==> 10-18: inputs <==
==> flow/design.v <==
module JAM (
input CLK,
input RST,
output reg [2:0] W,
output reg [2:0] J,
input [6:0] Cost,
output reg [3:0] MatchCount,
output reg [9:0] MinCost,
output reg Valid );
reg [2:0] n_state;
reg [2:0] c_state;
reg [2:0] max_index;
reg [2:0] max;
reg [2:0] sortlist [0:7];
reg directions [0:7];
reg sortable;
reg [2:0] list_index;
reg [9:0] cost_sum;
reg [9:0] cost_min;
parameter IDLE          = 3'd0,
          CAL_COST      = 3'd1,
          MIN_CONFIRM   = 3'd2,
          MOVE          = 3'd3,
          FIN           = 3'd4
;
always@(posedge CLK or posedge RST) begin
    if (RST) c_state <= IDLE;
    else c_state <= n_state;
end
always@(*) begin
    case(c_state)
        IDLE : n_state = CAL_COST;
        CAL_COST : n_state = (W == 3'd7) ? MIN_CONFIRM : c_state;
        MIN_CONFIRM : n_state = MOVE;
        MOVE : n_state = (sortable == 1'b0) ? FIN : CAL_COST;
        default : n_state = c_state;
    endcase
end
always @(posedge CLK or posedge RST) begin
    if(RST) list_index <= 3'd0;
    else if(n_state == CAL_COST) list_index <= list_index + 3'd1;
    else list_index <= 3'd0;
end
always @(posedge CLK or posedge RST) begin
    if(RST)begin
        sortlist[0] <= 3'd0;
        sortlist[1] <= 3'd1;
        sortlist[2] <= 3'd2;
        sortlist[3] <= 3'd3;
        sortlist[4] <= 3'd4;
        sortlist[5] <= 3'd5;
        sortlist[6] <= 3'd6;
        sortlist[7] <= 3'd7;
    end
    else if(c_state == MOVE && sortable == 1'b1)begin
        if(directions[sortlist[max_index]] == 1'b0)begin
            sortlist[max_index] <= sortlist[max_index-1];
            sortlist[max_index-1] <= sortlist[max_index];
        end
        else if(directions[sortlist[max_index]] == 1'b1)begin
            sortlist[max_index] <= sortlist[max_index+1];
            sortlist[max_index+1] <= sortlist[max_index];
        end
    end
end
always @(posedge CLK or posedge RST) begin
    if(RST)begin
        directions[0] <= 1'b0;
        directions[1] <= 1'b0;
        directions[2] <= 1'b0;
        directions[3] <= 1'b0;
        directions[4] <= 1'b0;
        directions[5] <= 1'b0;
        directions[6] <= 1'b0;
        directions[7] <= 1'b0;
    end
    else if(c_state == MOVE && sortable == 1'b1)begin
        directions[sortlist[0]] <= (sortlist[max_index] < sortlist[0]) ? ~directions[sortlist[0]] : directions[sortlist[0]];
        directions[sortlist[1]] <= (sortlist[max_index] < sortlist[1]) ? ~directions[sortlist[1]] : directions[sortlist[1]];
        directions[sortlist[2]] <= (sortlist[max_index] < sortlist[2]) ? ~directions[sortlist[2]] : directions[sortlist[2]];
        directions[sortlist[3]] <= (sortlist[max_index] < sortlist[3]) ? ~directions[sortlist[3]] : directions[sortlist[3]];
        directions[sortlist[4]] <= (sortlist[max_index] < sortlist[4]) ? ~directions[sortlist[4]] : directions[sortlist[4]];
        directions[sortlist[5]] <= (sortlist[max_index] < sortlist[5]) ? ~directions[sortlist[5]] : directions[sortlist[5]];
        directions[sortlist[6]] <= (sortlist[max_index] < sortlist[6]) ? ~directions[sortlist[6]] : directions[sortlist[6]];
        directions[sortlist[7]] <= (sortlist[max_index] < sortlist[7]) ? ~directions[sortlist[7]] : directions[sortlist[7]];
    end
end
always @(*) begin
    begin
        max_index = 3'd0;
        max = 3'd0;
        if(max < sortlist[0] && (directions[sortlist[0]] == 1'b1 && sortlist[0] > sortlist[1]))begin
            max = sortlist[0];
            max_index = 3'd0;
        end
        if(max < sortlist[1] &&((directions[sortlist[1]] == 1'b0 && sortlist[1] > sortlist[0])||(directions[sortlist[1]] == 1'b1 && sortlist[1] > sortlist[2])))begin
            max = sortlist[1];
            max_index = 3'd1;
        end
        if(max < sortlist[2] &&((directions[sortlist[2]] == 1'b0 && sortlist[2] > sortlist[1])||(directions[sortlist[2]] == 1'b1 && sortlist[2] > sortlist[3])))begin
            max = sortlist[2];
            max_index = 3'd2;
        end
        if(max < sortlist[3] &&((directions[sortlist[3]] == 1'b0 && sortlist[3] > sortlist[2])||(directions[sortlist[3]] == 1'b1 && sortlist[3] > sortlist[4])))begin
            max = sortlist[3];
            max_index = 3'd3;
        end
        if(max < sortlist[4] &&((directions[sortlist[4]] == 1'b0 && sortlist[4] > sortlist[3])||(directions[sortlist[4]] == 1'b1 && sortlist[4] > sortlist[5])))begin
            max = sortlist[4];
            max_index = 3'd4;
        end
        if(max < sortlist[5] &&((directions[sortlist[5]] == 1'b0 && sortlist[5] > sortlist[4])||(directions[sortlist[5]] == 1'b1 && sortlist[5] > sortlist[6])))begin
            max = sortlist[5];
            max_index = 3'd5;
        end
        if(max < sortlist[6] &&((directions[sortlist[6]] == 1'b0 && sortlist[6] > sortlist[5])||(directions[sortlist[6]] == 1'b1 && sortlist[6] > sortlist[7])))begin
            max = sortlist[6];
            max_index = 3'd6;
        end
        if(max < sortlist[7] &&((directions[sortlist[7]] == 1'b0 && sortlist[7] > sortlist[6])))begin
            max = sortlist[7];
            max_index = 3'd7;
        end
    end
end
always @(*) begin
    sortable = 1'b0;
    sortable = ( directions[sortlist[0]] == 1'b1 && sortlist[0] > sortlist[1]) ? 1'b1 : sortable;
    sortable = ((directions[sortlist[1]] == 1'b0 && sortlist[1] > sortlist[0])||(directions[sortlist[1]] == 1'b1 && sortlist[1] > sortlist[2])) ? 1'b1 : sortable;
    sortable = ((directions[sortlist[2]] == 1'b0 && sortlist[2] > sortlist[1])||(directions[sortlist[2]] == 1'b1 && sortlist[2] > sortlist[3])) ? 1'b1 : sortable;
    sortable = ((directions[sortlist[3]] == 1'b0 && sortlist[3] > sortlist[2])||(directions[sortlist[3]] == 1'b1 && sortlist[3] > sortlist[4])) ? 1'b1 : sortable;
    sortable = ((directions[sortlist[4]] == 1'b0 && sortlist[4] > sortlist[3])||(directions[sortlist[4]] == 1'b1 && sortlist[4] > sortlist[5])) ? 1'b1 : sortable;
    sortable = ((directions[sortlist[5]] == 1'b0 && sortlist[5] > sortlist[4])||(directions[sortlist[5]] == 1'b1 && sortlist[5] > sortlist[6])) ? 1'b1 : sortable;
    sortable = ((directions[sortlist[6]] == 1'b0 && sortlist[6] > sortlist[5])||(directions[sortlist[6]] == 1'b1 && sortlist[6] > sortlist[7])) ? 1'b1 : sortable;
    sortable = ( directions[sortlist[7]] == 1'b0 && sortlist[7] > sortlist[6]) ? 1'b1 : sortable;
end
always @(posedge CLK or posedge RST) begin
    if(RST) W <= 3'd0;
    else if(c_state == CAL_COST) W <= list_index;
end
always @(*) begin
    J = sortlist[W];
end
always @(posedge CLK or posedge RST) begin
    if(RST) cost_sum <= 10'd0;
    else if(c_state == CAL_COST) cost_sum <= cost_sum + Cost;
    else cost_sum <= 10'd0;
end
always @(posedge CLK or posedge RST) begin
    if(RST) cost_min <= 10'd1023;
    else if(c_state == MIN_CONFIRM) cost_min <= (cost_min > cost_sum) ? cost_sum : cost_min;
end
always @(posedge CLK or posedge RST) begin
    if(RST) MinCost <= 10'd0;
    else if(c_state == FIN) MinCost <= cost_min;
end
always @(posedge CLK or posedge RST) begin
    if(RST) MatchCount <= 4'd0;
    else if(c_state == MIN_CONFIRM)begin
        if(cost_min > cost_sum) MatchCount <= 4'd1;
        else if(cost_min == cost_sum) MatchCount <= MatchCount + 4'd1;
    end
end
always @(posedge CLK or posedge RST) begin
    if(RST) Valid <= 1'b0;
    else if(c_state == FIN) Valid <= 1'b1;
end
endmodule
==> flow/run.sh <==
#!/bin/bash
# the make line also repeats each setting of config.mk as NAME=value (left out here)
make -C /OpenROAD-flow-scripts/flow DESIGN_CONFIG=/design/flow/config.mk WORK_HOME=/design/flow/orfs CLKGATE_MAP_FILE= finish
==> flow/config.mk <==
export PLATFORM = sky130hd
export DESIGN_NAME = JAM
export DESIGN_NICKNAME = JAM
export VERILOG_FILES = /design/flow/design.v
export SDC_FILE = /design/flow/constraint.sdc
export NUM_CORES = 4
export LEC_CHECK = 0
export ABC_AREA = 1
export CAP_MARGIN = 20
export CELL_PAD_IN_SITES_DETAIL_PLACEMENT = 0
export CORE_ASPECT_RATIO = 0.81
export CORE_MARGIN = 9
export CORE_UTILIZATION = 34
export CTS_CLUSTER_DIAMETER = 376
export CTS_CLUSTER_SIZE = 96
export PLACE_DENSITY_LB_ADDON = 0.05
export SETUP_SLACK_MARGIN = 0.32
export SLEW_MARGIN = 5
export TNS_END_PERCENT = 80
==> flow/constraint.sdc <==
create_clock -name core_clock -period 12.4 [get_ports {CLK}]
set_input_delay 2.4800 -clock core_clock [delete_from_list [all_inputs] [get_ports {CLK}]]
set_output_delay 2.4800 -clock core_clock [all_outputs]
set_load 0.01 [all_outputs]
==> 02-10 (differences from 10-18) <==
- ABC_AREA: 1 -> unset
- CELL_PAD_IN_SITES_DETAIL_PLACEMENT: 0 -> unset
- CORE_ASPECT_RATIO: 0.81 -> unset
- CORE_MARGIN: 9 -> 2
- CORE_UTILIZATION: 34 -> 40
- CTS_CLUSTER_DIAMETER: 376 -> unset
- CTS_CLUSTER_SIZE: 96 -> unset
- PLACE_DENSITY_LB_ADDON: 0.05 -> unset
- SETUP_SLACK_MARGIN: 0.32 -> unset
- SLEW_MARGIN: 5 -> 20
- TNS_END_PERCENT: 80 -> unset
==> flow/constraint.sdc (replaced) <==
create_clock -name core_clock -period 16.0 [get_ports {CLK}]
set_input_delay 3.2000 -clock core_clock [delete_from_list [all_inputs] [get_ports {CLK}]]
set_output_delay 3.2000 -clock core_clock [all_outputs]
set_load 0.01 [all_outputs]
==> 09-21 (differences from 10-18) <==
- ABC_AREA: 1 -> unset
- CELL_PAD_IN_SITES_DETAIL_PLACEMENT: 0 -> unset
- CORE_ASPECT_RATIO: 0.81 -> unset
- CORE_MARGIN: 9 -> 2
- CORE_UTILIZATION: 34 -> 67
- CTS_CLUSTER_DIAMETER: 376 -> unset
- CTS_CLUSTER_SIZE: 96 -> unset
- PLACE_DENSITY_LB_ADDON: 0.05 -> unset
- SETUP_SLACK_MARGIN: 0.32 -> unset
- SLEW_MARGIN: 5 -> 20
- TNS_END_PERCENT: 80 -> unset
==> flow/constraint.sdc (replaced) <==
create_clock -name core_clock -period 12.8 [get_ports {CLK}]
set_input_delay 2.5600 -clock core_clock [delete_from_list [all_inputs] [get_ports {CLK}]]
set_output_delay 2.5600 -clock core_clock [all_outputs]
set_load 0.01 [all_outputs]
==> notes.md <==
run metrics: outcome did not finish, Failed at global routing, error msg [ERROR GRT-0232] Routing congestion too high. Check the congestion heatmap in the GUI., Synth top cells by count 114 x nand2_1, 72 x nor2_1, 71 x ha_1, Simple Share, Synth between 20% and 30%, Mapped Cells 1158, post-CTS setup buffers 37
That was 09-21.
==> notes.md <==
impl run done, here's what came out: outcome timing/DRC/antenna clean, DR WL met2 between 10 and 15 mm, Mapped Cells 1375, Simple Share, Synth roughly 34%, Synth top cells by count 333 x nand2_1, 182 x inv_1, 133 x o21ai_0, post-CTS setup buffers 3
That was 10-18.
==> notes.md <==
impl run done, here's what came out: Synth top cells by count 114 x nand2_1, 72 x nor2_1, 71 x ha_1, post-CTS setup buffers 0, Mapped Cells 1158, outcome timing/DRC/antenna clean, Simple Share, Synth 23.63%
That was 02-10.
